===== flow/run.sh =====
#!/bin/bash
# the make line also repeats each setting of config.mk as NAME=value (left out here)
make -C /OpenROAD-flow-scripts/flow DESIGN_CONFIG=/design/flow/config.mk WORK_HOME=/design/flow/orfs CLKGATE_MAP_FILE= finish

===== flow/config.mk =====
export PLATFORM = sky130hd
export DESIGN_NAME = top
export DESIGN_NICKNAME = top
export VERILOG_FILES = /design/flow/design.v
export SDC_FILE = /design/flow/constraint.sdc
export NUM_CORES = 4
export LEC_CHECK = 0
export CAP_MARGIN = 20
export CORE_MARGIN = 2
export CORE_UTILIZATION = 66
export SLEW_MARGIN = 20

===== flow/design.v =====
module debounc_1 (
	clk,
	n_rst,
	din,
	dout
);
parameter T_20MS = 15'd20_000;  
input clk;
input n_rst;
input din;
output dout;
reg [14:0] cnt;
wire cnt_restart;
reg din_d1;
always @(posedge clk or negedge n_rst)
	if(!n_rst) begin
		din_d1 <= 1'b0;
	end
	else begin
		din_d1 <= din;
	end
assign cnt_restart = (din != din_d1)? 1'b1 : 1'b0;
always @(posedge clk or negedge n_rst)
	if(!n_rst) begin
		cnt <= 15'h0000;
	end
	else begin
		cnt <= (cnt_restart == 1'b1)? T_20MS :
			   (cnt > 15'h0000)? cnt - 15'h0001 : cnt;
	end
reg dout_rdy;
always @(posedge clk or negedge n_rst)
	if(!n_rst) begin
		dout_rdy <= 1'b0;
	end
	else begin
		dout_rdy <= ((cnt == 15'h0000) && (cnt_restart == 1'b0))? din : dout_rdy;
	end	
assign dout = dout_rdy;
endmodule
module debounc_2 (
	clk,
	n_rst,
	din,
	dout
);
parameter T_20MS = 15'd20_000;  
input clk;
input n_rst;
input din;
output dout;
reg [14:0] cnt;
wire cnt_restart;
reg din_d1;
always @(posedge clk or negedge n_rst)
	if(!n_rst) begin
		din_d1 <= 1'b0;
	end
	else begin
		din_d1 <= din;
	end
assign cnt_restart = (din != din_d1)? 1'b1 : 1'b0;
always @(posedge clk or negedge n_rst)
	if(!n_rst) begin
		cnt <= 15'h0000;
	end
	else begin
		 cnt <= ((cnt_restart == 1'b1) && (cnt == 15'h0000))? T_20MS :
            (cnt > 15'h0000)? cnt - 15'h0001 : cnt;
	end
reg dout_rdy;
always @(posedge clk or negedge n_rst)
   if(!n_rst) begin
      dout_rdy <= 1'b0;
   end
   else begin
      dout_rdy <= (cnt == T_20MS)? din_d1 : dout_rdy;
   end   assign dout = dout_rdy;
endmodule
module debounc_3 (
	clk,
	n_rst,
	din,
	dout
);
parameter T_20MS = 15'd20_000;  
input clk;
input n_rst;
input din;
output dout;
reg [14:0] cnt;
wire cnt_restart;
reg din_d1;
always @(posedge clk or negedge n_rst)
	if(!n_rst) begin
		din_d1 <= 1'b0;
	end
	else begin
		din_d1 <= din;
	end
assign cnt_restart = (din != din_d1)? 1'b1 : 1'b0;
always @(posedge clk or negedge n_rst)
	if(!n_rst) begin
		cnt <= 15'h0000;
	end
	else begin
		 cnt <= ((cnt_restart == 1'b1) && (cnt == 15'h0000))? T_20MS :
            (cnt > 15'h0000)? cnt - 15'h0001 : cnt;
	end
reg dout_rdy;
always @(posedge clk or negedge n_rst)
	if(!n_rst) begin
		dout_rdy <= 1'b0;
	end
	else begin
		dout_rdy <= ((cnt == 15'h0000) && (cnt_restart == 1'b0))? din : dout_rdy;
	end	
assign dout = dout_rdy;
endmodule
module edge_det_p(
    clk,
    n_rst,
    b0,
    b0_on
);
input clk;
input n_rst;
input b0;
output b0_on;
reg b0_d1;
reg b0_d2;
wire b0_on;
always @(posedge clk or negedge n_rst)  
if(!n_rst) begin
    b0_d1 <= 1'b0;
    b0_d2 <= 1'b0;
end
else begin
    b0_d1 <= b0;
    b0_d2 <= b0_d1;
end
assign b0_on = (b0_d1 && !b0_d2) ? 1'b1 : 1'b0;  
endmodule
module led(
  clk,
  n_rst,
  din,
  dout
  );
input clk;
input n_rst;
input din;
output reg dout;
parameter T_1S = 20'd1_000_000; 
reg [19:0] counter; 
reg din_prev; 
always @(posedge clk or negedge n_rst) begin
  if (!n_rst) begin
    counter <= 0;
    dout <= 0;
    din_prev <= 0;
  end 
  else begin
    if (din != din_prev) begin
      counter <= 0;  
      dout <= 1;  
    end 
    else if (counter >= T_1S) begin
      dout <= 0;
      counter <= counter;  
    end 
    else begin
      counter <= counter + 1;  
    end
    din_prev <= din;  
  end
end
endmodule
module doorlock_hdl(
  clk,
  n_rst,
  bt,
  btstar,
  led
);
input clk;
input n_rst;
input [9:0] bt;
input btstar;
output led;
parameter S_IDLE = 3'h0;
parameter S_FIRST = 3'h1;
parameter S_SEC = 3'h2;
parameter S_LAST = 3'h3;
parameter S_OPEN = 3'h4;
parameter S_FAKE = 3'h5;
wire bt_any;
reg [2:0] c_state, n_state;
always @(posedge clk or negedge n_rst)
  if(!n_rst) begin
    c_state <= S_IDLE;
  end
  else begin
    c_state <= n_state;
  end
assign bt_any = (bt == 10'h000)? 1'b0 : 1'b1;
always @(c_state or bt or btstar or bt_any)
  case (c_state)
    S_IDLE : begin
      n_state = (bt[1] == 1'b1)? S_FIRST : c_state;
    end
    S_FIRST : begin
      n_state = (bt[2] == 1'b1)? S_SEC : ((btstar == 1'b1) || (bt_any == 1'b1))? S_IDLE : c_state;
    end
    S_SEC : begin
      n_state = (bt[7] == 1'b1)? S_LAST : (btstar == 1'b1) ? S_IDLE : (bt_any == 1'b1) ? S_FAKE : c_state;
    end
    S_LAST : begin
      n_state = (btstar == 1'b1)? S_OPEN : (bt[7] == 1'b1) ? c_state : (bt_any == 1'b1)? S_FAKE : c_state;
    end
    S_OPEN : begin
      n_state = S_IDLE;
    end
    S_FAKE : begin
      n_state = (bt[7] == 1'b1) ? S_LAST : (btstar == 1'b1) ? S_IDLE : c_state;
    end
    default : begin
      n_state = S_IDLE;
    end
  endcase
assign led = (c_state == S_OPEN)? 1'b1 : 1'b0;
endmodule
module bd_if(
  clk,
  n_rst,
  bt_i,
  btstar_i,
  led_i,
  bt_o,
  btstar_o,
  led_o
  );
parameter T_1S = 20'd1_000_000;
parameter T_20MS = 15'd20_000;
input clk;
input n_rst;
input [9:0] bt_i;
input btstar_i;
input led_i;
output [9:0] bt_o;
output btstar_o;
output led_o;
wire [9:0] dwire;
debounc_1 #(.T_20MS(T_20MS)) u_debounc0(
  .clk(clk),
  .n_rst(n_rst),
  .din(bt_i[0]),
  .dout(dwire[0])
);
edge_det_p u_edgedet_p0 (
  .clk(clk),
  .n_rst(n_rst),
  .b0(dwire[0]),
  .b0_on(bt_o[0])
  );
debounc_1 #(.T_20MS(T_20MS)) u_debounc1(
  .clk(clk),
  .n_rst(n_rst),
  .din(bt_i[1]),
  .dout(dwire[1])
);
edge_det_p u_edgedet_p1 (
  .clk(clk),
  .n_rst(n_rst),
  .b0(dwire[1]),
  .b0_on(bt_o[1])
  );
debounc_2 #(.T_20MS(T_20MS)) u_debounc2(
  .clk(clk),
  .n_rst(n_rst),
  .din(bt_i[2]),
  .dout(dwire[2])
);
edge_det_p u_edgedet_p2 (
  .clk(clk),
  .n_rst(n_rst),
  .b0(dwire[2]),
  .b0_on(bt_o[2])
  );
debounc_2 #(.T_20MS(T_20MS)) u_debounc3(
  .clk(clk),
  .n_rst(n_rst),
  .din(bt_i[3]),
  .dout(dwire[3])
);
edge_det_p u_edgedet_p3 (
  .clk(clk),
  .n_rst(n_rst),
  .b0(dwire[3]),
  .b0_on(bt_o[3])
  );
debounc_2 #(.T_20MS(T_20MS)) u_debounc4(
  .clk(clk),
  .n_rst(n_rst),
  .din(bt_i[4]),
  .dout(dwire[4])
);
edge_det_p u_edgedet_p4 (
  .clk(clk),
  .n_rst(n_rst),
  .b0(dwire[4]),
  .b0_on(bt_o[4])
  );
debounc_2 #(.T_20MS(T_20MS)) u_debounc5(
  .clk(clk),
  .n_rst(n_rst),
  .din(bt_i[5]),
  .dout(dwire[5])
);
edge_det_p u_edgedet_p5 (
  .clk(clk),
  .n_rst(n_rst),
  .b0(dwire[5]),
  .b0_on(bt_o[5])
  );
debounc_3 #(.T_20MS(T_20MS)) u_debounc6(
  .clk(clk),
  .n_rst(n_rst),
  .din(bt_i[6]),
  .dout(dwire[6])
);
edge_det_p u_edgedet_p6 (
  .clk(clk),
  .n_rst(n_rst),
  .b0(dwire[6]),
  .b0_on(bt_o[6])
  );
debounc_3 #(.T_20MS(T_20MS)) u_debounc7(
  .clk(clk),
  .n_rst(n_rst),
  .din(bt_i[7]),
  .dout(dwire[7])
);
edge_det_p u_edgedet_p7(
  .clk(clk),
  .n_rst(n_rst),
  .b0(dwire[7]),
  .b0_on(bt_o[7])
  );
debounc_3 #(.T_20MS(T_20MS)) u_debounc8(
  .clk(clk),
  .n_rst(n_rst),
  .din(bt_i[8]),
  .dout(dwire[8])
);
edge_det_p u_edgedet_p8 (
  .clk(clk),
  .n_rst(n_rst),
  .b0(dwire[8]),
  .b0_on(bt_o[8])
  );
debounc_3 #(.T_20MS(T_20MS)) u_debounc9(
  .clk(clk),
  .n_rst(n_rst),
  .din(bt_i[9]),
  .dout(dwire[9])
);
edge_det_p u_edgedet_p9 (
  .clk(clk),
  .n_rst(n_rst),
  .b0(dwire[9]),
  .b0_on(bt_o[9])
  );
edge_det_p u_edgedet_pstar (
  .clk(clk),
  .n_rst(n_rst),
  .b0(~btstar_i),
  .b0_on(btstar_o)
  );
led #(.T_1S(T_1S)) u_led(
  .clk(clk),
  .n_rst(n_rst),
  .din(led_i),
  .dout(led_o)
);
endmodule
module top(
	clk,
	n_rst,
	bt,
	btstar,
	led
);
parameter T_1S = 20'd1_000_000;  
parameter T_20MS = 15'd20_000;  
input clk;
input n_rst;
input [9:0] bt;
input btstar;
output led;
wire [9:0] bt_w;
wire btstar_w;
wire led_w;
bd_if #(
	.T_1S(T_1S),
	.T_20MS(T_20MS)
) u_bd_if(
    .clk(clk),
    .n_rst(n_rst),
    .bt_i(bt),
    .btstar_i(btstar),
    .led_i(led_w),
    .bt_o(bt_w),
    .btstar_o(btstar_w),
    .led_o(led)
);
doorlock_hdl u_doorlock(
    .clk(clk),
    .n_rst(n_rst),
    .bt(bt_w),
    .btstar(btstar_w),
    .led(led_w)
);
endmodule

===== flow/constraint.sdc =====
create_clock -name core_clock -period 3.72 [get_ports {clk}]
set_input_delay 0.7440 -clock core_clock [delete_from_list [all_inputs] [get_ports {clk}]]
set_output_delay 0.7440 -clock core_clock [all_outputs]
set_load 0.01 [all_outputs]

==> results of run 1 <==
-- layer usage --
layer	global-route usage (%)	wire length, um
met5	0	0
met4	5.946	304
met3	3.386	676
met2	38.20	8663
met1	34.48	8883
-- area by class of cell --
| type | instances | area [um2] |
|---|---|---|
| Clock buffer | 27 | 610.6 |
| Clock inverter | 13 | 148.9 |
| Fill cell | 1037 | 3715 |
| Inverter | 48 | 180.2 |
| Multi-Input combinational cell | 755 | 4641 |
| Sequential cell | 220 | 5507 |
| Tap cell | 211 | 264.0 |
| Timing Repair Buffer | 19 | 192.7 |
-- through the flow --
step                      total power, uW  hold WS [ns]
after floorplan                      3069        0.3465
after global placement               3224        0.3514
after detailed placement             3241        0.3622
after CTS                            5565        0.2805
after global routing                 5757        0.3283
final                                5500        0.2605
==> run_results.csv, run 1 <==
group,metric,value,unit
logic_synthesis,synth.area.mux_share,2.028,%
timing,finalClockPeriodUsage,76.35,%
clocking,root_buffer,"clkbuf_16",
floorplan,die_width,129.3,um
placed_design,hpwl,12090,um
logic_synthesis,ys_cells,1032,
clocking,cts_setup_buffers,0,
setup_path,startpoint_type,"flip-flop",
logic_synthesis,ys_sh_simple,22.84,%
pwr,cellPowerDensity,476.5,nW/um2
timing,max_clock_freq,0.3521,GHz
global_route,antenna_found_initial,0,
clocking,cts_buffers,23,
placed_design,place_ws,0.9013,ns
timing,rsz0062_at_grt,"no",
cells_and_area,syn2layout_area_growth,11.37,%
setup_path,ff2ff_path_depth,7,
global_route,grt_pass1_wl,33010,um
pwr,power_switching,1373,uW
detailed_routing,drt_iter0_drc,445,
clocking,clkTransAtPathRegs,0.06,ns
timing,finalSetupTns,0,ns
setup_path,slowest_delay,0.67,ns
setup_path,crit_cells,7,
setup_path,path_cells,"inv_1 > ha_1 > or4b_2 > or2_2 > nor4_4 > nor2_1 > mux2_2",
detailed_routing,avgViaCountPerCell,5.889,
logic_synthesis,aoi_share,10.28,%
logic_synthesis,most_common_cell,"dfrtp_1",
logic_synthesis,synth_top_flop_cell,"dfrtp_1",
flow_run,cap_violations,0,
pwr,p_int,4128,uW
global_route,grt_util_all_layers,23.71,%
detailed_routing,num_vias,7615,
global_route,grt_pass1_vias,7172,
cells_and_area,fin_area,11540,um2
timing,fin_crit,2.840,ns
clocking,hold_buffers,0,
logic_synthesis,synth-adder-area-share,1.931,%
floorplan,floorplan.core_util,67.93,%
logic_synthesis,yosys_area,10360,um2
setup_path,required,4.10,ns
floorplan,die_h,129.3,um
pwr,p_leak,0.004876,uW
placed_design,port_buffers,13,
logic_synthesis,ys_top_logic_family,"simple AND/OR/NAND/NOR gates",
floorplan,ioPinCount,14,
global_route,grt_max_degree,98,
pwr,comb-power,465,uW
timing,max_slew.worst_pin.slew,0.9596,ns
setup_path,crit_type,"reg2reg",
detailed_routing,wl,18530,um
setup_path,arrival,3.22,ns
clocking,cts_buffer_depth,3,
setup_path,reg2reg_to,"u_bd_if.u_debounc2.cnt[2]",
pwr,vdd_drop_max,0.3542,mV
logic_synthesis,synth-xor-area-share,7.690,%
pwr,p_seq,2740,uW
detailed_routing,drc_errors,0,
logic_synthesis,syn-instance-count,1032,
floorplan,coreArea,15260,um2
logic_synthesis,ys_types,60,
logic_synthesis,avgSynthCellArea,10.04,um2
logic_synthesis,ys.flops,220,
flow_run,warning_count,34,
logic_synthesis,netlist.top_cell.by_area,"dfrtp_1",
pwr,seqPwrFrac,49.8,%
global_route,gr-total-overflow,0,
pwr,p_sw_share,24.95,%
placed_design,dpl.cell_count,1253,
logic_synthesis,fp_nets,1061,
pwr,power.group.top,"registers",
setup_path,crit_buf_inv,1,
logic_synthesis,area_leaders,"dfrtp_1 53%, xnor2_1 4.6%, nor2_1 4.1%",
clocking,clock_latency,0.51,ns
clocking,cts_tree,"built",
logic_synthesis,async_flop_share,100.0,%
pwr,combPwrFrac,8.5,%
logic_synthesis,yosysWarnings,6,
setup_path,r2r-start,"u_bd_if.u_debounc2.cnt[0]",
timing,clock_skew,0.009609,ns
timing,drv_slew,0,
timing,setup_ws,0.8800,ns
setup_path,critPathSlowestCell,"nor4_4",
floorplan,die_area,16720,um2
logic_synthesis,edf_count,0,
setup_path,critPathTopFamily,"simple AND/OR/NAND/NOR gates",
setup_path,cp-end-kind,"flip-flop",
timing,worst_slew_margin_rel,35.64,%
cells_and_area,stdcell_count,1293,
logic_synthesis,top_cell_area_share,52.87,%
setup_path,rrSetupSlack,0.88,ns
pwr,p_clk_share,41.8,%
cells_and_area,postLayoutCoreUtil,75.65,%
floorplan,fp-row-count,45,
setup_path,worstSetupEndpoint,"u_bd_if.u_debounc2.cnt[2]",
detailed_routing,routedWlPerCell,14.33,um
pwr,clock_net_power,2300,uW
logic_synthesis,common_cells,"219 x dfrtp_1, 113 x nor2_1, 92 x nand2_1, 54 x xnor2_1, 52 x a21oi_1",
status,status,"no timing/DRC/antenna violations",
timing,hold_viol_final,0,
placed_design,placed_area,10780,um2
clocking,clkSinkCount,220,
logic_synthesis,synth_area,10360,um2
cells_and_area,finish.net_count,1096,
detailed_routing,dr.pass1.iters,5,
logic_synthesis,synth_seq_share,53.13,%
placed_design,gp_congestion,0.8680,
setup_path,worstPathMaxFanout,15,
timing,setup_viol,0,
detailed_routing,antenna_cells,0,
setup_path,cp-startpoint,"u_bd_if.u_debounc2.cnt[0]",
clocking,htreeDepth,1,
detailed_routing,drtAntennaViolNets,0,
clocking,postCtsResizedCells,0,
min_path,hp-class,"in2async",
==> run 2, diff against run 1 <==
- ABC_AREA: not set -> 1
- CAP_MARGIN: 20 -> 15
- CELL_PAD_IN_SITES_GLOBAL_PLACEMENT: not set -> 0
- CORE_UTILIZATION: 66 -> 65
- GPL_TIMING_DRIVEN: not set -> 1
- HOLD_SLACK_MARGIN: not set -> 0.23
- MIN_ROUTING_LAYER: not set -> met1
- PLACE_DENSITY_LB_ADDON: not set -> 0.26
- SETUP_SLACK_MARGIN: not set -> -0.07
- clock period: 3.72 -> 1.91 ns (I/O delays scaled with it)
==> run_results.csv, run 2 <==
group,metric,value,unit
clocking,cts_tree,"built",
setup_path,critPathSlowestCell,"dfrtp_1",
flow_run,cap_violations,0,
clocking,cts_setup_buffers,0,
timing,max_clock_freq,0.5597,GHz
min_path,hp-class,"in2async",
placed_design,port_buffers,13,
detailed_routing,antenna_cells,0,
clocking,cts_buffer_depth,3,
logic_synthesis,synth_area,11940,um2
cells_and_area,stdcell_count,1877,
logic_synthesis,synth.area.mux_share,0,%
detailed_routing,drt_iter0_drc,606,
logic_synthesis,ys_top_logic_family,"simple AND/OR/NAND/NOR gates",
status,status,"no timing/DRC/antenna violations",
timing,hold_viol_final,0,
logic_synthesis,syn-instance-count,1584,
logic_synthesis,ys_cells,1584,
setup_path,reg2reg_to,"u_bd_if.u_debounc2.cnt[5]",
timing,finalClockPeriodUsage,93.54,%
logic_synthesis,yosys_area,11940,um2
logic_synthesis,synth_seq_share,46.12,%
logic_synthesis,aoi_share,5.072,%
detailed_routing,routedWlPerCell,12.84,um
pwr,p_leak,0.006557,uW
setup_path,cp-end-kind,"flip-flop",
placed_design,gp_congestion,0.9467,
logic_synthesis,ys_types,49,
global_route,grt_max_degree,57,
logic_synthesis,most_common_cell,"nand2_1",
cells_and_area,finish.net_count,1658,
floorplan,die_h,139.5,um
detailed_routing,num_vias,10020,
pwr,power_switching,2367,uW
detailed_routing,drc_errors,0,
cells_and_area,postLayoutCoreUtil,74.21,%
logic_synthesis,synth_top_flop_cell,"dfrtp_1",
setup_path,worstPathMaxFanout,7,
timing,fin_crit,1.787,ns
logic_synthesis,ys.flops,220,
timing,max_slew.worst_pin.slew,0.4174,ns
logic_synthesis,edf_count,0,
timing,setup_viol,0,
clocking,htreeDepth,1,
clocking,clock_latency,0.52,ns
setup_path,r2r-start,"u_bd_if.u_debounc2.cnt[0]",
pwr,power.total,10430,uW
detailed_routing,avgViaCountPerCell,5.339,
pwr,vdd_drop_max,1.171,mV
logic_synthesis,synth-xor-area-share,3.951,%
global_route,grt.busiest_layer,"met2",
flow_run,warning_count,32,
clocking,cts_buffers,25,
setup_path,critPathTopFamily,"simple AND/OR/NAND/NOR gates",
floorplan,die_width,139.5,um
setup_path,crit_type,"reg2reg",
global_route,grt_pass1_vias,9876,
global_route,grt_util_met1,33.33,%
floorplan,fp-row-count,49,
pwr,power.group.top,"the clock network",
global_route,grt_util_all_layers,25.90,%
logic_synthesis,synth-adder-area-share,1.677,%
timing,hold_ws,0.3368,ns
pwr,p_clk_share,48.3,%
clocking,clkSinkCount,220,
setup_path,path_cells,"inv_1 > ha_1 > nand2_1 > nor3_2 > nand3_1 > a31oi_1",
global_route,grt_util_met2,45.49,%
pwr,combPwrFrac,5.4,%
pwr,cellPowerDensity,782.6,nW/um2
pwr,comb-power,568,uW
setup_path,required,2.35,ns
logic_synthesis,common_cells,"388 x nand2_1, 260 x nor2_1, 230 x inv_1, 219 x dfrtp_1, 135 x nand3_1",
timing,worst_slew_margin_rel,72.03,%
pwr,p_int,8066,uW
setup_path,worstSetupEndpoint,"u_bd_if.u_debounc2.cnt[5]",
logic_synthesis,ys_sh_simple,35.14,%
floorplan,ioPinCount,14,
detailed_routing,dr.pass1.iters,5,
floorplan,die_area,19470,um2
global_route,antenna_found_initial,0,
setup_path,crit_buf_inv,1,
global_route,gr-total-overflow,0,
pwr,seqPwrFrac,46.2,%
setup_path,cp-startpoint,"u_bd_if.u_debounc2.cnt[0]",
setup_path,ff2ff_path_depth,6,
logic_synthesis,async_flop_share,100.0,%
pwr,p_sw_share,22.69,%
setup_path,arrival,2.22,ns
logic_synthesis,avgSynthCellArea,7.537,um2
clocking,clkTransAtPathRegs,0.06,ns
logic_synthesis,top_cell_area_share,45.90,%
clocking,root_buffer,"clkbuf_16",
setup_path,rrSetupSlack,0.12,ns
global_route,grt.met3_usage,3.338,%
floorplan,coreArea,17960,um2
detailed_routing,wl,24100,um
placed_design,dpl.cell_count,1830,
placed_design,hpwl,17330,um
clocking,postCtsResizedCells,0,
logic_synthesis,netlist.top_cell.by_area,"dfrtp_1",
detailed_routing,drtAntennaViolNets,0,
cells_and_area,syn2layout_area_growth,11.66,%
logic_synthesis,area_leaders,"dfrtp_1 46%, nand2_1 12%, nor2_1 8.2%",
timing,drv_slew,0,
setup_path,crit_cells,6,
logic_synthesis,fp_nets,1613,
pwr,clock_net_power,5040,uW
cells_and_area,fillers,1367,
setup_path,slowest_delay,0.38,ns
timing,clock_skew,0.01661,ns
logic_synthesis,yosysWarnings,6,
setup_path,startpoint_type,"flip-flop",
pwr,p_seq,4820,uW
global_route,grt_pass1_wl,43160,um
floorplan,floorplan.core_util,66.46,%
-- run 2: area by class of cell --
class | instances | area [um2] | share of cell area [%]
Clock buffer | 34 | 699.4 | 5.246
Clock inverter | 12 | 183.9 | 1.380
Inverter | 240 | 902.1 | 6.767
Multi-Input combinational cell | 1115 | 5473 | 41.05
Sequential cell | 220 | 5507 | 41.30
Tap cell | 229 | 286.5 | 2.149
Timing Repair Buffer | 27 | 280.3 | 2.102
-- run 2: per-layer routing --
| metal | routed length, um | vias to the layer above | share of wire, % |
|---|---|---|---|
| met3 | 920 | 57 | 3.8 |
| met1 | 10780 | 4671 | 45 |
| li1 | - | 5111 | - |
| met5 | 0 | - | 0 |
| met2 | 11870 | 182 | 49 |
| met4 | 527 | 0 | 2.2 |
-- run 2: through the flow --
stage	setup TNS (ns)	instance area (um2)	setup WS (ns)
6_report	0	13330	0.1235
2_1_floorplan	0	11940	0.4335
4_1_cts	0	13330	0.1195
3_5_place_dp	0	12440	0.1140
3_3_place_gp	0	12440	0.1726
5_1_grt	-0.01402	13330	-0.005861
-- run 2: what timing repair did --
item	CTS	global route
endpoints found under the setup margin	0	0
hold buffers	1	0
endpoints found under the hold margin	220	0
==> run 3, diff against run 2 <==
- CELL_PAD_IN_SITES_DETAIL_PLACEMENT: not set -> 1
- CELL_PAD_IN_SITES_GLOBAL_PLACEMENT: 0 -> 3
- CORE_ASPECT_RATIO: not set -> 0.57
- CORE_MARGIN: 2 -> 8
- CORE_UTILIZATION: 65 -> 24
- CTS_CLUSTER_DIAMETER: not set -> 400
- GPL_ROUTABILITY_DRIVEN: not set -> 0
- HOLD_SLACK_MARGIN: 0.23 -> -0.02
- MAX_ROUTING_LAYER: not set -> met4
- SETUP_SLACK_MARGIN: -0.07 -> 1.11
- SLEW_MARGIN: 20 -> 0
- TNS_END_PERCENT: not set -> 55
- clock period: 1.91 -> 5.14 ns (I/O delays scaled with it)
==> run_results.csv, run 3 <==
group,metric,value,unit
logic_synthesis,most_common_cell,"nand2_1",
global_route,antenna_found_initial,0,
setup_path,reg2reg_to,"u_bd_if.u_debounc2.cnt[8]",
setup_path,required,5.59,ns
clocking,cts_buffers,26,
pwr,combPwrFrac,5.3,%
global_route,gr-total-overflow,0,
floorplan,floorplan.core_util,24.40,%
pwr,seqPwrFrac,43.9,%
logic_synthesis,synth-adder-area-share,1.677,%
setup_path,critPathTopFamily,"simple AND/OR/NAND/NOR gates",
logic_synthesis,synth_area,11940,um2
clocking,hold_buffers,0,
logic_synthesis,yosysWarnings,6,
logic_synthesis,fp_nets,1613,
logic_synthesis,avgSynthCellArea,7.537,um2
global_route,grt_util_all_layers,12.31,%
timing,finalClockPeriodUsage,49.81,%
detailed_routing,drc_errors,0,
logic_synthesis,netlist.top_cell.by_area,"dfrtp_1",
timing,hold_viol_final,0,
setup_path,cp-startpoint,"bt[1]",
clocking,cts_buffer_depth,3,
global_route,grt.busiest_layer,"met1",
logic_synthesis,synth_top_flop_cell,"dfrtp_1",
floorplan,die_area,57420,um2
detailed_routing,drt_iter0_drc,529,
timing,setup_viol,0,
setup_path,cp-end-kind,"flip-flop",
clocking,cts_tree,"built",
setup_path,rrSetupSlack,3.13,ns
timing,clock_skew,0.02333,ns
pwr,p_sw_share,24.75,%
clocking,clock_latency,0.56,ns
setup_path,worstSetupEndpoint,"u_bd_if.u_debounc1.cnt[13]",
placed_design,place_ws,1.938,ns
pwr,p_seq,1790,uW
clocking,postCtsResizedCells,0,
setup_path,crit_cells,7,
cells_and_area,stdcell_count,2300,
cells_and_area,finish.net_count,1648,
floorplan,ioPinCount,14,
pwr,p_int,3071,uW
global_route,grt_util_met1,19.75,%
clocking,clkTransAtPathRegs,0.07,ns
detailed_routing,drtAntennaViolNets,0,
pwr,p_clk_share,50.8,%
logic_synthesis,aoi_share,5.072,%
pwr,power_switching,1010,uW
setup_path,worstPathMaxFanout,14,
flow_run,cap_violations,0,
min_path,whs_endpoint,"u_bd_if.u_edgedet_p6.b0_d2",
flow_run,warning_count,34,
logic_synthesis,top_cell_area_share,45.90,%
timing,drv_slew,0,
timing,max_clock_freq,0.3906,GHz
clocking,htreeDepth,1,
setup_path,crit_buf_inv,3,
clocking,root_buffer,"clkbuf_16",
floorplan,die_width,311.4,um
clocking,cts_setup_buffers,0,
min_path,hp-class,"reg2reg",
floorplan,die_h,184.4,um
setup_path,slowest_delay,0.72,ns
timing,worst_slew_margin_rel,36.32,%
cells_and_area,syn2layout_area_growth,15.87,%
pwr,cellPowerDensity,295.0,nW/um2
global_route,grt_pass1_wl,56750,um
logic_synthesis,yosys_area,11940,um2
setup_path,critPathSlowestCell,"or2_0",
logic_synthesis,syn-instance-count,1584,
cells_and_area,postLayoutCoreUtil,28.28,%
detailed_routing,avgViaCountPerCell,4.305,
setup_path,cpMostUsedCell,"inv_1",
placed_design,dpl.cell_count,2252,
timing,fin_crit,2.560,ns
global_route,grt_pass1_vias,10290,
logic_synthesis,ys.flops,220,
status,status,"no timing/DRC/antenna violations",
setup_path,path_cells,"clkdlybuf4s50_1 > nand2_1 > inv_1 > or2_0 > nand3_2 > inv_1 > nor2_1",
placed_design,port_buffers,13,
setup_path,crit_type,"in2reg",
logic_synthesis,area_leaders,"dfrtp_1 46%, nand2_1 12%, nor2_1 8.2%",
min_path,min_from,"u_bd_if.u_edgedet_p6.b0_d1",
pwr,clock_net_power,2070,uW
floorplan,fp-row-count,61,
global_route,grt_util_met2,15.81,%
pwr,power.group.top,"the clock network",
logic_synthesis,ys_top_logic_family,"simple AND/OR/NAND/NOR gates",
setup_path,arrival,3.01,ns
logic_synthesis,ys_sh_simple,35.14,%
detailed_routing,dr.pass1.iters,5,
setup_path,r2r-start,"u_bd_if.u_debounc2.cnt[0]",
logic_synthesis,synth_seq_share,46.12,%
timing,max_slew.worst_pin.slew,0.9552,ns
timing,setup_ws,2.580,ns
setup_path,startpoint_type,"input port",
logic_synthesis,ys_types,49,
global_route,grt_max_degree,106,
detailed_routing,wl,33540,um
pwr,p_leak,0.006529,uW
logic_synthesis,synth-xor-area-share,3.951,%
clocking,clkSinkCount,220,
timing,finalSetupTns,0,ns
detailed_routing,routedWlPerCell,14.58,um
pwr,vdd_drop_max,0.2101,mV
detailed_routing,antenna_cells,0,
floorplan,coreArea,48920,um2
setup_path,ff2ff_path_depth,7,
timing,rsz0062_at_grt,"no",
logic_synthesis,async_flop_share,100.0,%
logic_synthesis,edf_count,0,
detailed_routing,num_vias,9901,
logic_synthesis,ys_cells,1584,
placed_design,hpwl,25120,um
logic_synthesis,common_cells,"388 x nand2_1, 260 x nor2_1, 230 x inv_1, 219 x dfrtp_1, 135 x nand3_1",
min_path,hold_depth,0,
global_route,grt.met3_usage,1.890,%
logic_synthesis,synth.area.mux_share,0,%
pwr,comb-power,216,uW
run 3: cell type report:
cell class,instances,area (um2)
multi-input combinational,1115,5473
tap,661,827.0
inverter,240,902.1
clock buffer,30,705.7
sequential,220,5507
fill,5896,35090
timing repair buffer,16,170.2
clock inverter,18,249.0
run 3: layer usage:
metal	vias up	routed length [um]
met1	4733	20230
met5	-	0
met2	66	11770
met3	35	1023
li1	5067	-
met4	0	522
run 3: through the flow:
stage / hold WS (ns) / area (um2) / total power, uW
6_report: 0.3745 / 13830 / 4081
5_1_grt: 0.3917 / 13830 / 4280
4_1_cts: 0.3782 / 13830 / 4188
3_5_place_dp: 0.3628 / 12880 / 2047
3_3_place_gp: 0.3588 / 12880 / 2044
2_1_floorplan: 0.3537 / 11940 / 1943
==> run 4, diff against run 3 <==
- ABC_AREA: 1 -> not set
- CAP_MARGIN: 15 -> 10
- CELL_PAD_IN_SITES_DETAIL_PLACEMENT: 1 -> not set
- CELL_PAD_IN_SITES_GLOBAL_PLACEMENT: 3 -> not set
- CORE_ASPECT_RATIO: 0.57 -> not set
- CORE_MARGIN: 8 -> 2
- CORE_UTILIZATION: 24 -> 72
- CTS_CLUSTER_DIAMETER: 400 -> 51
- GPL_ROUTABILITY_DRIVEN: 0 -> not set
- GPL_TIMING_DRIVEN: 1 -> not set
- HOLD_SLACK_MARGIN: -0.02 -> not set
- MAX_ROUTING_LAYER: met4 -> not set
- MIN_ROUTING_LAYER: met1 -> not set
- PLACE_DENSITY: not set -> 0.67
- PLACE_DENSITY_LB_ADDON: 0.26 -> not set
- SETUP_SLACK_MARGIN: 1.11 -> 1.49
- SLEW_MARGIN: 0 -> 20
- TNS_END_PERCENT: 55 -> not set
- clock period: 5.14 -> 5.08 ns (I/O delays scaled with it)
==> run_results.csv, run 4 <==
group,metric,value,unit
logic_synthesis,area_leaders,"dfrtp_1 53%, xnor2_1 4.6%, nor2_1 4.1%",
clocking,cts_setup_buffers,0,
clocking,htreeDepth,1,
floorplan,coreArea,13990,um2
timing,hold_viol_final,0,
detailed_routing,drc_errors,0,
logic_synthesis,aoi_share,10.28,%
placed_design,port_buffers,13,
setup_path,reg2reg_to,"u_bd_if.u_debounc2.cnt[2]",
setup_path,cp-end-kind,"flip-flop",
min_path,whs_endpoint,"u_bd_if.u_edgedet_p3.b0_d1",
flow_run,warning_count,36,
detailed_routing,antenna_cells,0,
floorplan,die_width,124.0,um
clocking,cts_buffers,23,
logic_synthesis,ys_top_logic_family,"simple AND/OR/NAND/NOR gates",
setup_path,path_cells,"inv_1 > ha_1 > or4b_2 > or2_2 > nor4_4 > nor2_1 > mux2_2",
global_route,grt_max_degree,118,
setup_path,arrival,3.17,ns
floorplan,die_h,124.0,um
detailed_routing,wirelength_met1,8841,um
logic_synthesis,avgSynthCellArea,10.04,um2
global_route,gr-total-overflow,0,
flow_run,cap_violations,0,
global_route,antenna_found_initial,0,
setup_path,worstPathMaxFanout,15,
timing,setup_ws,2.304,ns
clocking,clkSinkCount,220,
clocking,cts_buffer_depth,3,
detailed_routing,wl,20060,um
floorplan,floorplan.core_util,74.10,%
cells_and_area,finish.net_count,1094,
logic_synthesis,most_common_cell,"dfrtp_1",
detailed_routing,wl_met3,870,um
min_path,hp-class,"reg2reg",
setup_path,r2r-start,"u_bd_if.u_debounc2.cnt[0]",
global_route,grt_util_all_layers,26.95,%
logic_synthesis,ys_cells,1032,
clocking,hold_buffers,0,
clocking,root_buffer,"clkbuf_16",
clocking,clock_latency,0.50,ns
setup_path,rrSetupSlack,2.30,ns
timing,hold_ws,0.3699,ns
pwr,p_sw_share,24.51,%
logic_synthesis,top_cell_area_share,52.87,%
logic_synthesis,syn-instance-count,1032,
placed_design,hpwl,12840,um
timing,drv_slew,0,
pwr,p_leak,0.004881,uW
floorplan,fp-row-count,43,
cells_and_area,fillers,812,
setup_path,crit_type,"reg2reg",
cells_and_area,postLayoutCoreUtil,82.43,%
setup_path,required,5.47,ns
pwr,comb-power,347,uW
cells_and_area,syn2layout_area_growth,11.25,%
pwr,vdd_drop_max,0.4491,mV
logic_synthesis,common_cells,"219 x dfrtp_1, 113 x nor2_1, 92 x nand2_1, 54 x xnor2_1, 52 x a21oi_1",
pwr,combPwrFrac,8.4,%
global_route,grt_pass1_wl,33750,um
detailed_routing,dr.pass1.iters,5,
logic_synthesis,synth_area,10360,um2
placed_design,gp_congestion,0.9203,
logic_synthesis,ys.flops,220,
pwr,power.group.top,"registers",
setup_path,slowest_delay,0.65,ns
timing,rsz0062_at_grt,"no",
pwr,p_int,3117,uW
pwr,p_clk_share,42.9,%
detailed_routing,drtAntennaViolNets,0,
setup_path,startpoint_type,"flip-flop",
timing,fin_crit,2.776,ns
logic_synthesis,netlist.top_cell.by_area,"dfrtp_1",
logic_synthesis,yosysWarnings,6,
detailed_routing,routedWlPerCell,15.92,um
min_path,min_from,"u_bd_if.u_debounc3.dout_rdy",
clocking,postCtsResizedCells,0,
logic_synthesis,edf_count,0,
status,status,"no timing/DRC/antenna violations",
detailed_routing,num_vias,7887,
clocking,clkTransAtPathRegs,0.06,ns
logic_synthesis,synth.area.mux_share,2.028,%
logic_synthesis,fp_nets,1061,
logic_synthesis,synth_top_flop_cell,"dfrtp_1",
floorplan,die_area,15370,um2
pwr,power_switching,1012,uW
pwr,cellPowerDensity,358.0,nW/um2
setup_path,critPathTopFamily,"simple AND/OR/NAND/NOR gates",
setup_path,worstSetupEndpoint,"u_bd_if.u_debounc2.cnt[2]",
placed_design,place_ws,2.290,ns
setup_path,cp-startpoint,"u_bd_if.u_debounc2.cnt[0]",
min_path,hold_depth,0,
pwr,p_seq,2010,uW
clocking,cts_tree,"built",
logic_synthesis,async_flop_share,100.0,%
detailed_routing,met2_length,9800,um
setup_path,crit_cells,7,
logic_synthesis,yosys_area,10360,um2
logic_synthesis,synth-adder-area-share,1.931,%
pwr,clock_net_power,1770,uW
timing,finalSetupTns,0,ns
global_route,grt_pass1_vias,7497,
setup_path,crit_buf_inv,1,
timing,finalClockPeriodUsage,54.66,%
floorplan,ioPinCount,14,
timing,clock_skew,0.01041,ns
timing,setup_viol,0,
detailed_routing,drt_iter0_drc,510,
detailed_routing,routed.top_layer,"met4",
logic_synthesis,synth-xor-area-share,7.690,%
timing,max_slew.worst_pin.slew,0.9512,ns
setup_path,critPathSlowestCell,"nor4_4",
timing,worst_slew_margin_rel,36.20,%
timing,max_clock_freq,0.3602,GHz
detailed_routing,avgViaCountPerCell,6.260,
logic_synthesis,ys_sh_simple,22.84,%
setup_path,ff2ff_path_depth,7,
logic_synthesis,ys_types,60,
pwr,seqPwrFrac,48.6,%
logic_synthesis,synth_seq_share,53.13,%
[run 4: through the flow]
| step | instance area [um2] | power [uW] | instances |
|---|---|---|---|
| 6_report | 11530 | 4129 | 1260 |
| 3_5_place_dp | 10720 | 2375 | 1220 |
| 2_1_floorplan | 10360 | 2247 | 1032 |
| 4_1_cts | 11520 | 4147 | 1260 |
| 5_1_grt | 11530 | 4288 | 1260 |
| 3_3_place_gp | 10720 | 2356 | 1220 |
[run 4: layout make-up]
class / instances / area [um2] / area share [%]
clock inverters: 9 / 151.4 / 1.313
multi-input cells: 755 / 4647 / 40.30
well taps: 180 / 225.2 / 1.953
inverters: 48 / 180.2 / 1.562
clock buffers: 31 / 655.6 / 5.686
repair buffers: 17 / 165.2 / 1.432
flip-flops and latches: 220 / 5507 / 47.75
[run 4: layer usage]
layer	vias to the layer above	track usage (%)
met4	0	7.725
li1	3762	-
met2	202	45.36
met1	3881	36.80
met3	42	4.121
met5	-	0
==> run 5, diff against run 4 <==
- ABC_AREA: not set -> 1
- CAP_MARGIN: 10 -> 40
- CELL_PAD_IN_SITES_GLOBAL_PLACEMENT: not set -> 0
- CTS_CLUSTER_DIAMETER: 51 -> 43
- CTS_CLUSTER_SIZE: not set -> 13
- GPL_TIMING_DRIVEN: not set -> 1
- HOLD_SLACK_MARGIN: not set -> 0.07
- MIN_ROUTING_LAYER: not set -> met1
- PLACE_DENSITY: 0.67 -> not set
- PLACE_DENSITY_LB_ADDON: not set -> 0.26
- SETUP_SLACK_MARGIN: 1.49 -> 0.45
- clock period: 5.08 -> 1.91 ns (I/O delays scaled with it)
==> run_results.csv, run 5 <==
group,metric,value,unit
detailed_routing,avgViaCountPerCell,6.911,
setup_path,reg2reg_to,"u_bd_if.u_debounc2.cnt[8]",
pwr,p_int,8884,uW
setup_path,crit_cells,5,
setup_path,slowest_delay,0.52,ns
clocking,htreeDepth,2,
cells_and_area,finish.net_count,1767,
logic_synthesis,syn-instance-count,1584,
floorplan,ioPinCount,14,
logic_synthesis,synth_area,11940,um2
flow_run,warning_count,34,
pwr,comb-power,830,uW
timing,setup_ws,0.07159,ns
global_route,grt_pass1_wl,49590,um
placed_design,gp_congestion,0.9280,
global_route,grt_max_degree,65,
detailed_routing,drc_errors,0,
floorplan,floorplan.core_util,72.77,%
placed_design,port_buffers,13,
floorplan,die_width,132.8,um
floorplan,die_h,132.8,um
setup_path,path_cells,"xor2_1 > inv_1 > nand3_4 > inv_2 > nor3_1",
timing,max_slew.worst_pin.slew,0.7149,ns
pwr,cellPowerDensity,765.8,nW/um2
logic_synthesis,ys_types,49,
logic_synthesis,fp_nets,1613,
pwr,power.group.top,"the clock network",
pwr,p_seq,4860,uW
logic_synthesis,synth-adder-area-share,1.677,%
timing,max_clock_freq,0.5439,GHz
placed_design,hpwl,17590,um
logic_synthesis,synth-xor-area-share,3.951,%
logic_synthesis,yosys_area,11940,um2
detailed_routing,wl,45830,um
logic_synthesis,ys.flops,220,
min_path,min_from,"bt[4]",
logic_synthesis,ys_cells,1584,
detailed_routing,dr.pass1.iters,10,
timing,clock_skew,0.01715,ns
logic_synthesis,yosysWarnings,6,
setup_path,crit_type,"reg2reg",
flow_run,cap_violations,0,
pwr,combPwrFrac,6.9,%
logic_synthesis,aoi_share,5.072,%
setup_path,ff2ff_path_depth,5,
clocking,cts_tree,"built",
clocking,clkTransAtPathRegs,0.07,ns
logic_synthesis,synth_top_flop_cell,"dfrtp_1",
min_path,whs_endpoint,"u_bd_if.u_debounc4.din_d1",
detailed_routing,routedWlPerCell,23.16,um
global_route,grt_util_all_layers,34.04,%
setup_path,critPathSlowestCell,"xor2_1",
detailed_routing,drtAntennaViolNets,0,
detailed_routing,drt_iter0_drc,2178,
pwr,seqPwrFrac,40.7,%
logic_synthesis,ys_sh_simple,35.14,%
logic_synthesis,synth_seq_share,46.12,%
timing,finalSetupTns,0,ns
pwr,p_clk_share,52.3,%
setup_path,rrSetupSlack,0.07,ns
detailed_routing,wl_met3,5737,um
min_path,hold_depth,1,
min_path,hp-class,"in2reg",
setup_path,crit_buf_inv,2,
logic_synthesis,synth.area.mux_share,0,%
placed_design,place_ws,0.08382,ns
clocking,cts_buffers,34,
logic_synthesis,edf_count,0,
floorplan,coreArea,16410,um2
logic_synthesis,common_cells,"388 x nand2_1, 260 x nor2_1, 230 x inv_1, 219 x dfrtp_1, 135 x nand3_1",
global_route,antenna_found_initial,0,
status,status,"no timing/DRC/antenna violations",
detailed_routing,num_vias,13680,
detailed_routing,antenna_cells,0,
setup_path,critPathTopFamily,"XOR/XNOR gates",
logic_synthesis,area_leaders,"dfrtp_1 46%, nand2_1 12%, nor2_1 8.2%",
timing,setup_viol,0,
clocking,cts_buffer_depth,3,
timing,drv_slew,0,
setup_path,arrival,2.24,ns
floorplan,die_area,17630,um2
logic_synthesis,avgSynthCellArea,7.537,um2
setup_path,cp-startpoint,"u_bd_if.u_debounc2.din_d1",
pwr,power_switching,3059,uW
floorplan,fp-row-count,47,
clocking,root_buffer,"clkbuf_16",
timing,worst_slew_margin_rel,52.18,%
timing,rsz0062_at_grt,"yes",
detailed_routing,wirelength_met1,14400,um
pwr,vdd_drop_max,0.8766,mV
setup_path,worstPathMaxFanout,6,
setup_path,startpoint_type,"flip-flop",
logic_synthesis,netlist.top_cell.by_area,"dfrtp_1",
pwr,clock_net_power,6250,uW
cells_and_area,postLayoutCoreUtil,95.05,%
setup_path,required,2.31,ns
setup_path,r2r-start,"u_bd_if.u_debounc2.din_d1",
timing,finalClockPeriodUsage,96.25,%
logic_synthesis,top_cell_area_share,45.90,%
logic_synthesis,ys_top_logic_family,"simple AND/OR/NAND/NOR gates",
global_route,gr-total-overflow,0,
clocking,clock_latency,0.52,ns
pwr,p_sw_share,25.61,%
timing,fin_crit,1.838,ns
cells_and_area,syn2layout_area_growth,30.62,%
detailed_routing,routed.top_layer,"met4",
global_route,grt_pass1_vias,11020,
detailed_routing,met2_length,20760,um
clocking,clkSinkCount,220,
setup_path,worstSetupEndpoint,"u_bd_if.u_debounc2.cnt[8]",
pwr,p_leak,0.007325,uW
cells_and_area,fillers,411,
logic_synthesis,most_common_cell,"nand2_1",
logic_synthesis,async_flop_share,100.0,%
timing,hold_viol_final,0,
setup_path,cp-end-kind,"flip-flop",
run 5: cell type report:
| class | instances | area, um2 | share of cell area, % |
|---|---|---|---|
| clock buffers | 44 | 929.6 | 5.961 |
| clock inverters | 13 | 170.2 | 1.091 |
| inverters | 240 | 929.6 | 5.961 |
| multi-input cells | 1121 | 6740 | 43.22 |
| flip-flops and latches | 220 | 5533 | 35.48 |
| well taps | 220 | 275.3 | 1.765 |
| repair buffers | 121 | 1017 | 6.523 |
run 5: per-stage QoR:
stage               power [uW]  hold slack [ns]  cell area [um2]  cells
floorplan                 5230          0.08641            11960   1584
global placement          5443           0.3495            12450   1821
detailed placement        5470           0.3465            12450   1821
CTS                      11540           0.3554            14030   1906
global route             12160           0.3770            15600   1979
finish                   11940           0.3626            15600   1979
run 5: routing by layer:
metal  global-route usage [%]  vias up
met5                        0        -
met4                    15.77        0
met3                    5.019      634
met2                    59.24     1603
met1                    42.13     6118
li1                         -     5322
run 5: what timing repair did:
action                     4_1_cts  5_1_grt
gates cloned                     3        3
setup endpoints to repair      157      166
buffers inserted                24       70
resized                         85      315
hold buffers                     1        0
hold endpoints to repair        56        0
pin swaps                       21       98
==> run 6, diff against run 5 <==
- CAP_MARGIN: 40 -> 20
- CELL_PAD_IN_SITES_GLOBAL_PLACEMENT: 0 -> not set
- CTS_CLUSTER_DIAMETER: 43 -> 97
- CTS_CLUSTER_SIZE: 13 -> not set
- GPL_TIMING_DRIVEN: 1 -> not set
- HOLD_SLACK_MARGIN: 0.07 -> not set
- MIN_ROUTING_LAYER: met1 -> not set
- PLACE_DENSITY_LB_ADDON: 0.26 -> not set
- SETUP_SLACK_MARGIN: 0.45 -> 0.34
==> run_results.csv, run 6 <==
group,metric,value,unit
timing,finalSetupTns,0,ns
pwr,power_switching,2398,uW
pwr,p_sw_share,22.95,%
logic_synthesis,synth_top_flop_cell,"dfrtp_1",
clocking,cts_buffers,24,
logic_synthesis,aoi_share,5.072,%
logic_synthesis,synth.area.mux_share,0,%
logic_synthesis,synth_area,11940,um2
flow_run,cap_violations,0,
clocking,cts_tree,"built",
detailed_routing,antenna_cells,0,
clocking,htreeDepth,1,
floorplan,floorplan.core_util,72.77,%
logic_synthesis,synth-xor-area-share,3.951,%
cells_and_area,ff_latch_area,5508,um2
cells_and_area,postLayoutCoreUtil,85.16,%
pwr,seqPwrFrac,46.2,%
logic_synthesis,netlist.top_cell.by_area,"dfrtp_1",
logic_synthesis,most_common_cell,"nand2_1",
clocking,clock_latency,0.53,ns
timing,hold_ws,0.3022,ns
logic_synthesis,syn-instance-count,1584,
placed_design,gp_congestion,0.9226,
timing,finalClockPeriodUsage,86.82,%
logic_synthesis,ys_types,49,
placed_design,placed_area,12430,um2
global_route,grt_max_degree,58,
setup_path,crit_type,"reg2reg",
setup_path,startpoint_type,"flip-flop",
timing,max_slew.worst_pin.slew,0.4691,ns
global_route,grt_util_all_layers,30.46,%
detailed_routing,drc_errors,0,
pwr,p_leak,0.006754,uW
global_route,grt_pass1_wl,45280,um
clocking,cts_buffer_depth,3,
logic_synthesis,common_cells,"388 x nand2_1, 260 x nor2_1, 230 x inv_1, 219 x dfrtp_1, 135 x nand3_1",
logic_synthesis,ys_sh_simple,35.14,%
status,status,"no timing/DRC/antenna violations",
setup_path,arrival,2.09,ns
detailed_routing,routedWlPerCell,14.79,um
setup_path,required,2.35,ns
logic_synthesis,ys_cells,1584,
setup_path,crit_cells,10,
clocking,root_buffer,"clkbuf_16",
setup_path,path_cells,"inv_2 > ha_4 > inv_4 > nor2_4 > nand4_1 > nor2_4 > nand2_2 > nand2_1 > nand2_1 > o21ai_1",
setup_path,worstSetupEndpoint,"u_bd_if.u_debounc9.cnt[10]",
setup_path,slowest_delay,0.40,ns
setup_path,reg2reg_to,"u_bd_if.u_debounc9.cnt[10]",
detailed_routing,dr.pass1.iters,5,
pwr,clock_net_power,4990,uW
floorplan,coreArea,16410,um2
setup_path,worstPathMaxFanout,4,
timing,drv_slew,0,
setup_path,cp-end-kind,"flip-flop",
cells_and_area,comb_area,5908,um2
placed_design,hpwl,17460,um
pwr,power.total,10450,uW
floorplan,fp-row-count,47,
timing,max_clock_freq,0.6030,GHz
placed_design,port_buffers,13,
setup_path,r2r-start,"u_bd_if.u_debounc9.cnt[0]",
cells_and_area,fillers,938,
global_route,grt_pass1_vias,10490,
global_route,gr-total-overflow,0,
setup_path,critPathSlowestCell,"dfrtp_1",
detailed_routing,wl,28070,um
timing,rsz0062_at_grt,"yes",
clocking,clkTransAtPathRegs,0.07,ns
logic_synthesis,yosysWarnings,6,
pwr,combPwrFrac,6.1,%
logic_synthesis,avgSynthCellArea,7.537,um2
clocking,clkSinkCount,220,
setup_path,crit_buf_inv,2,
logic_synthesis,area_leaders,"dfrtp_1 46%, nand2_1 12%, nor2_1 8.2%",
timing,worst_slew_margin_rel,68.61,%
pwr,comb-power,638,uW
timing,hold_viol_final,0,
cells_and_area,syn2layout_area_growth,17.03,%
floorplan,die_width,132.8,um
pwr,power.group.top,"the clock network",
detailed_routing,num_vias,10640,
logic_synthesis,ys_top_logic_family,"simple AND/OR/NAND/NOR gates",
pwr,p_clk_share,47.7,%
global_route,antenna_found_initial,0,
timing,setup_viol,0,
setup_path,cp-startpoint,"u_bd_if.u_debounc9.cnt[0]",
logic_synthesis,async_flop_share,100.0,%
logic_synthesis,top_cell_area_share,45.90,%
setup_path,rrSetupSlack,0.25,ns
logic_synthesis,ys.flops,220,
pwr,cellPowerDensity,748.0,nW/um2
logic_synthesis,yosys_area,11940,um2
cells_and_area,finish.net_count,1690,
detailed_routing,avgViaCountPerCell,5.604,
setup_path,critPathTopFamily,"simple AND/OR/NAND/NOR gates",
min_path,hp-class,"in2async",
pwr,p_seq,4830,uW
floorplan,die_area,17630,um2
flow_run,warning_count,36,
timing,clock_skew,0.01660,ns
detailed_routing,drtAntennaViolNets,0,
logic_synthesis,fp_nets,1613,
detailed_routing,drt_iter0_drc,788,
pwr,p_int,8053,uW
logic_synthesis,synth-adder-area-share,1.677,%
floorplan,ioPinCount,14,
floorplan,die_h,132.8,um
logic_synthesis,edf_count,0,
cells_and_area,fin_area,13970,um2
setup_path,ff2ff_path_depth,10,
timing,fin_crit,1.658,ns
pwr,vdd_drop_max,0.9238,mV
logic_synthesis,synth_seq_share,46.12,%
run 6: final cells by class:
class                      instances  share of cell area (%)
clock inverter                     7                  0.9850
inverter                         240                   6.519
tap                              220                   1.970
timing repair buffer              57                   3.761
sequential                       220                   39.42
multi-input combinational       1118                   42.29
clock buffer                      36                   5.060
run 6: timing repair:
action | CTS | global route
endpoints found under the hold margin | 22 | 0
pin swaps | 6 | 21
gates resized | 32 | 101
cloned | 0 | 3
setup endpoints to repair | 84 | 150
hold buffers | 1 | 0
setup buffers | 12 | 17
run 6: per-layer routing:
layer,GRT usage [%],wire (um),up-vias,part of all wire [%]
li1,-,-,5171,-
met1,37.42,11460,5036,41
met2,55.30,14390,337,51
met3,3.678,1222,92,4.4
met4,11.23,999,0,3.6
met5,0,0,-,0
run 6: metrics by stage:
step | instances | worst slack [ns]
2_1_floorplan | 1584 | 0.4335
3_3_place_gp | 1822 | 0.1699
3_5_place_dp | 1822 | 0.08990
4_1_cts | 1878 | 0.3320
5_1_grt | 1898 | 0.1722
6_report | 1898 | 0.2517
==> run 7, diff against run 6 <==
- CORE_UTILIZATION: 72 -> 66
- SETUP_SLACK_MARGIN: 0.34 -> not set
- clock period: 1.91 -> 2.29 ns (I/O delays scaled with it)
==> run_results.csv, run 7 <==
group,metric,value,unit
detailed_routing,dr.pass1.iters,5,
pwr,combPwrFrac,5.4,%
pwr,p_seq,4020,uW
timing,clock_skew,0.01192,ns
detailed_routing,drtAntennaViolNets,0,
clocking,postCtsResizedCells,0,
pwr,vdd_drop_max,0.6599,mV
timing,finalClockPeriodUsage,81.45,%
detailed_routing,antenna_cells,0,
logic_synthesis,synth.area.mux_share,0,%
clocking,cts_setup_buffers,0,
pwr,p_sw_share,23.82,%
floorplan,floorplan.core_util,66.92,%
logic_synthesis,ys.flops,220,
pwr,seqPwrFrac,46.6,%
setup_path,critPathTopFamily,"buffers and inverters",
global_route,grt_util_met1,34.29,%
global_route,grt.met3_usage,3.533,%
logic_synthesis,ys_types,49,
global_route,grt_pass1_vias,9562,
setup_path,critPathSlowestCell,"clkdlybuf4s50_1",
setup_path,worstSetupEndpoint,"led",
clocking,clkTransAtPathRegs,0.06,ns
clocking,clkSinkCount,220,
timing,max_slew.worst_pin.slew,0.4982,ns
detailed_routing,avgViaCountPerCell,5.274,
timing,max_clock_freq,0.5361,GHz
global_route,gr-total-overflow,0,
floorplan,die_area,19180,um2
logic_synthesis,syn-instance-count,1584,
pwr,clock_net_power,4130,uW
logic_synthesis,top_cell_area_share,45.90,%
clocking,cts_buffers,25,
logic_synthesis,edf_count,0,
logic_synthesis,synth_seq_share,46.12,%
setup_path,rrSetupSlack,0.44,ns
cells_and_area,fin_area,13290,um2
logic_synthesis,aoi_share,5.072,%
detailed_routing,drc_errors,0,
floorplan,ioPinCount,14,
cells_and_area,comb_area,5473,um2
detailed_routing,wl,23470,um
min_path,min_from,"u_bd_if.u_edgedet_p6.b0_d1",
pwr,cellPowerDensity,648.4,nW/um2
placed_design,dpl.cell_count,1825,
clocking,htreeDepth,1,
logic_synthesis,netlist.top_cell.by_area,"dfrtp_1",
floorplan,die_h,138.5,um
timing,drv_slew,0,
logic_synthesis,synth_area,11940,um2
placed_design,hpwl,17060,um
logic_synthesis,async_flop_share,100.0,%
detailed_routing,drt_iter0_drc,491,
status,status,"no timing/DRC/antenna violations",
placed_design,placed_area,12410,um2
logic_synthesis,common_cells,"388 x nand2_1, 260 x nor2_1, 230 x inv_1, 219 x dfrtp_1, 135 x nand3_1",
detailed_routing,routedWlPerCell,12.54,um
global_route,grt_util_all_layers,25.54,%
setup_path,slowest_delay,0.54,ns
pwr,power_switching,2052,uW
cells_and_area,finish.net_count,1653,
pwr,p_leak,0.006525,uW
placed_design,port_buffers,13,
global_route,antenna_found_initial,0,
timing,rsz0062_at_grt,"no",
cells_and_area,stdcell_count,1872,
timing,worst_slew_margin_rel,66.78,%
flow_run,cap_violations,0,
setup_path,path_cells,"clkdlybuf4s50_1",
logic_synthesis,avgSynthCellArea,7.537,um2
timing,finalSetupTns,0,ns
setup_path,reg2reg_to,"u_bd_if.u_debounc2.cnt[8]",
floorplan,die_width,138.5,um
setup_path,crit_buf_inv,1,
cells_and_area,ff_latch_area,5507,um2
global_route,grt.busiest_layer,"met2",
min_path,hold_depth,0,
timing,hold_viol_final,0,
timing,hold_ws,0.3744,ns
setup_path,r2r-start,"u_bd_if.u_debounc2.cnt[0]",
clocking,root_buffer,"clkbuf_16",
global_route,grt_util_met2,44.37,%
pwr,comb-power,468,uW
logic_synthesis,ys_cells,1584,
logic_synthesis,most_common_cell,"nand2_1",
cells_and_area,syn2layout_area_growth,11.28,%
setup_path,crit_type,"reg2out",
cells_and_area,fillers,1361,
timing,setup_viol,0,
logic_synthesis,synth_top_flop_cell,"dfrtp_1",
setup_path,cp-startpoint,"u_bd_if.u_led.dout",
global_route,grt_max_degree,64,
flow_run,warning_count,34,
logic_synthesis,yosys_area,11940,um2
logic_synthesis,fp_nets,1613,
setup_path,cp-end-kind,"output pin",
timing,fin_crit,1.865,ns
setup_path,crit_cells,1,
clocking,cts_buffer_depth,3,
logic_synthesis,area_leaders,"dfrtp_1 46%, nand2_1 12%, nor2_1 8.2%",
logic_synthesis,synth-xor-area-share,3.951,%
logic_synthesis,synth-adder-area-share,1.677,%
setup_path,ff2ff_path_depth,7,
logic_synthesis,yosysWarnings,6,
detailed_routing,num_vias,9873,
placed_design,gp_congestion,0.8973,
pwr,p_clk_share,47.9,%
logic_synthesis,ys_sh_simple,35.14,%
cells_and_area,postLayoutCoreUtil,74.47,%
clocking,cts_tree,"built",
floorplan,fp-row-count,49,
clocking,hold_buffers,1,
setup_path,arrival,1.41,ns
clocking,clock_latency,0.53,ns
global_route,grt_pass1_wl,42060,um
setup_path,required,1.83,ns
pwr,p_int,6562,uW
min_path,whs_endpoint,"u_bd_if.u_edgedet_p6.b0_d2",
min_path,hp-class,"reg2reg",
floorplan,coreArea,17840,um2
pwr,power.group.top,"the clock network",
setup_path,startpoint_type,"flip-flop",
logic_synthesis,ys_top_logic_family,"simple AND/OR/NAND/NOR gates",
setup_path,worstPathMaxFanout,2,
[run 7: layout make-up]
| cell class | count | share of cell area, % |
|---|---|---|
| tap | 229 | 2.157 |
| clock buffer | 29 | 4.973 |
| inverter | 240 | 6.790 |
| clock inverter | 17 | 1.516 |
| multi-input combinational | 1115 | 41.19 |
| timing repair buffer | 22 | 1.921 |
| sequential | 220 | 41.45 |
[run 7: metal layers]
| layer | up-vias | share of wire (%) |
|---|---|---|
| li1 | 5092 | - |
| met3 | 35 | 3.0 |
| met1 | 4599 | 46 |
| met4 | 0 | 1.7 |
| met2 | 147 | 49 |
| met5 | - | 0 |
[run 7: metrics by stage]
step,total power [uW],worst slack [ns]
2_1_floorplan,4361,0.8135
5_1_grt,8946,0.2951
3_5_place_dp,4557,0.3556
4_1_cts,8674,0.4005
6_report,8614,0.4248
3_3_place_gp,4544,0.4447
==> run 8, diff against run 7 <==
- CORE_UTILIZATION: 66 -> 70
- CTS_CLUSTER_DIAMETER: 97 -> 229
- CTS_CLUSTER_SIZE: not set -> 22
- clock period: 2.29 -> 1.97 ns (I/O delays scaled with it)
==> run_results.csv, run 8 <==
group,metric,value,unit
status,status,"no timing/DRC/antenna violations",
cells_and_area,syn2layout_area_growth,6.958,%
clocking,clock_latency,0.46,ns
flow_run,warning_count,34,
floorplan,coreArea,16640,um2
cells_and_area,comb_area,5473,um2
global_route,grt_max_degree,51,
logic_synthesis,synth-xor-area-share,3.951,%
logic_synthesis,ys_cells,1584,
logic_synthesis,fp_nets,1613,
detailed_routing,routedWlPerCell,12.66,um
timing,finalClockPeriodUsage,90.74,%
global_route,antenna_found_initial,0,
logic_synthesis,synth_seq_share,46.12,%
detailed_routing,drc_errors,0,
setup_path,arrival,2.14,ns
pwr,vdd_drop_max,0.7958,mV
cells_and_area,postLayoutCoreUtil,76.73,%
timing,drv_slew,0,
setup_path,crit_type,"reg2reg",
detailed_routing,avgViaCountPerCell,5.360,
logic_synthesis,common_cells,"388 x nand2_1, 260 x nor2_1, 230 x inv_1, 219 x dfrtp_1, 135 x nand3_1",
global_route,gr-total-overflow,0,
global_route,grt_pass1_wl,41140,um
pwr,clock_net_power,2600,uW
logic_synthesis,yosys_area,11940,um2
floorplan,die_area,18120,um2
timing,fin_crit,1.788,ns
logic_synthesis,synth-adder-area-share,1.677,%
timing,hold_ws,0.3791,ns
setup_path,critPathSlowestCell,"dfrtp_1",
detailed_routing,wl,23270,um
placed_design,placed_area,12420,um2
logic_synthesis,async_flop_share,100.0,%
logic_synthesis,synth_top_flop_cell,"dfrtp_1",
logic_synthesis,yosysWarnings,6,
timing,setup_viol,0,
pwr,comb-power,553,uW
global_route,grt_pass1_vias,9674,
setup_path,rrSetupSlack,0.18,ns
flow_run,cap_violations,0,
detailed_routing,drtAntennaViolNets,0,
pwr,combPwrFrac,7.1,%
clocking,htreeDepth,1,
placed_design,gp_congestion,0.9236,
setup_path,worstPathMaxFanout,7,
setup_path,cp-end-kind,"flip-flop",
cells_and_area,fin_area,12770,um2
logic_synthesis,ys.flops,220,
timing,hold_viol_final,0,
floorplan,die_h,134.6,um
timing,worst_slew_margin_rel,70.03,%
logic_synthesis,aoi_share,5.072,%
pwr,power.group.top,"registers",
clocking,cts_buffer_depth,3,
clocking,cts_tree,"built",
setup_path,cp-startpoint,"u_bd_if.u_debounc2.cnt[0]",
logic_synthesis,ys_types,49,
clocking,clkTransAtPathRegs,0.10,ns
cells_and_area,fillers,1263,
setup_path,ff2ff_path_depth,7,
setup_path,path_cells,"inv_1 > ha_1 > nand2_1 > nor3_2 > nand3_1 > nand3_1 > inv_1",
floorplan,die_width,134.6,um
pwr,seqPwrFrac,59.7,%
min_path,hp-class,"in2async",
timing,rsz0062_at_grt,"no",
pwr,p_seq,4670,uW
setup_path,crit_buf_inv,2,
logic_synthesis,synth.area.mux_share,0,%
logic_synthesis,top_cell_area_share,45.90,%
logic_synthesis,synth_area,11940,um2
clocking,cts_buffers,13,
logic_synthesis,ys_top_logic_family,"simple AND/OR/NAND/NOR gates",
timing,max_slew.worst_pin.slew,0.4473,ns
clocking,cts_setup_buffers,0,
setup_path,startpoint_type,"flip-flop",
pwr,power_switching,1815,uW
setup_path,worstSetupEndpoint,"u_bd_if.u_debounc2.cnt[2]",
global_route,grt_util_all_layers,26.86,%
detailed_routing,antenna_cells,0,
floorplan,floorplan.core_util,71.74,%
timing,max_clock_freq,0.5594,GHz
clocking,root_buffer,"clkbuf_16",
logic_synthesis,edf_count,0,
setup_path,critPathTopFamily,"simple AND/OR/NAND/NOR gates",
setup_path,required,2.33,ns
floorplan,fp-row-count,47,
placed_design,port_buffers,13,
setup_path,slowest_delay,0.40,ns
timing,clock_skew,0.01225,ns
logic_synthesis,most_common_cell,"nand2_1",
placed_design,hpwl,17450,um
detailed_routing,num_vias,9851,
detailed_routing,drt_iter0_drc,607,
cells_and_area,finish.net_count,1645,
floorplan,ioPinCount,14,
pwr,p_int,6000,uW
cells_and_area,ff_latch_area,5507,um2
pwr,cellPowerDensity,612.0,nW/um2
logic_synthesis,ys_sh_simple,35.14,%
pwr,p_clk_share,33.2,%
logic_synthesis,syn-instance-count,1584,
setup_path,reg2reg_to,"u_bd_if.u_debounc2.cnt[2]",
pwr,p_sw_share,23.23,%
setup_path,r2r-start,"u_bd_if.u_debounc2.cnt[0]",
setup_path,crit_cells,7,
logic_synthesis,area_leaders,"dfrtp_1 46%, nand2_1 12%, nor2_1 8.2%",
detailed_routing,dr.pass1.iters,5,
logic_synthesis,netlist.top_cell.by_area,"dfrtp_1",
clocking,clkSinkCount,220,
logic_synthesis,avgSynthCellArea,7.537,um2
timing,finalSetupTns,0,ns
pwr,p_leak,0.006299,uW
## run 8: layout make-up
cell class,count,area share (%)
clock buffers,17,2.665
inverters,240,7.064
well taps,220,2.156
repair buffers,26,2.136
flip-flops and latches,220,43.12
multi-input cells,1115,42.86
## run 8: stage by stage
stage / total power, uW / worst slack, ns / instances
2_1_floorplan: 5069 / 0.4935 / 1584
3_3_place_gp: 5283 / 0.2099 / 1820
3_5_place_dp: 5305 / 0.1443 / 1820
4_1_cts: 7896 / 0.2121 / 1838
5_1_grt: 8132 / 0.02864 / 1838
6_report: 7815 / 0.1825 / 1838
## run 8: routing by layer
metal | global-route usage [%] | vias to the layer above | share of wire, %
met3 | 2.740 | 27 | 3.0
met4 | 4.620 | 0 | 1.3
met2 | 49.94 | 164 | 50
met1 | 34.62 | 4615 | 45
met5 | 0 | - | 0
li1 | - | 5045 | -
## run 8: repair_timing
item | CTS | global route
hold buffers | 1 | 0
hold endpoints to repair | 28 | 0
resized | 0 | 0
Power is estimated from default activity; no workload was simulated.
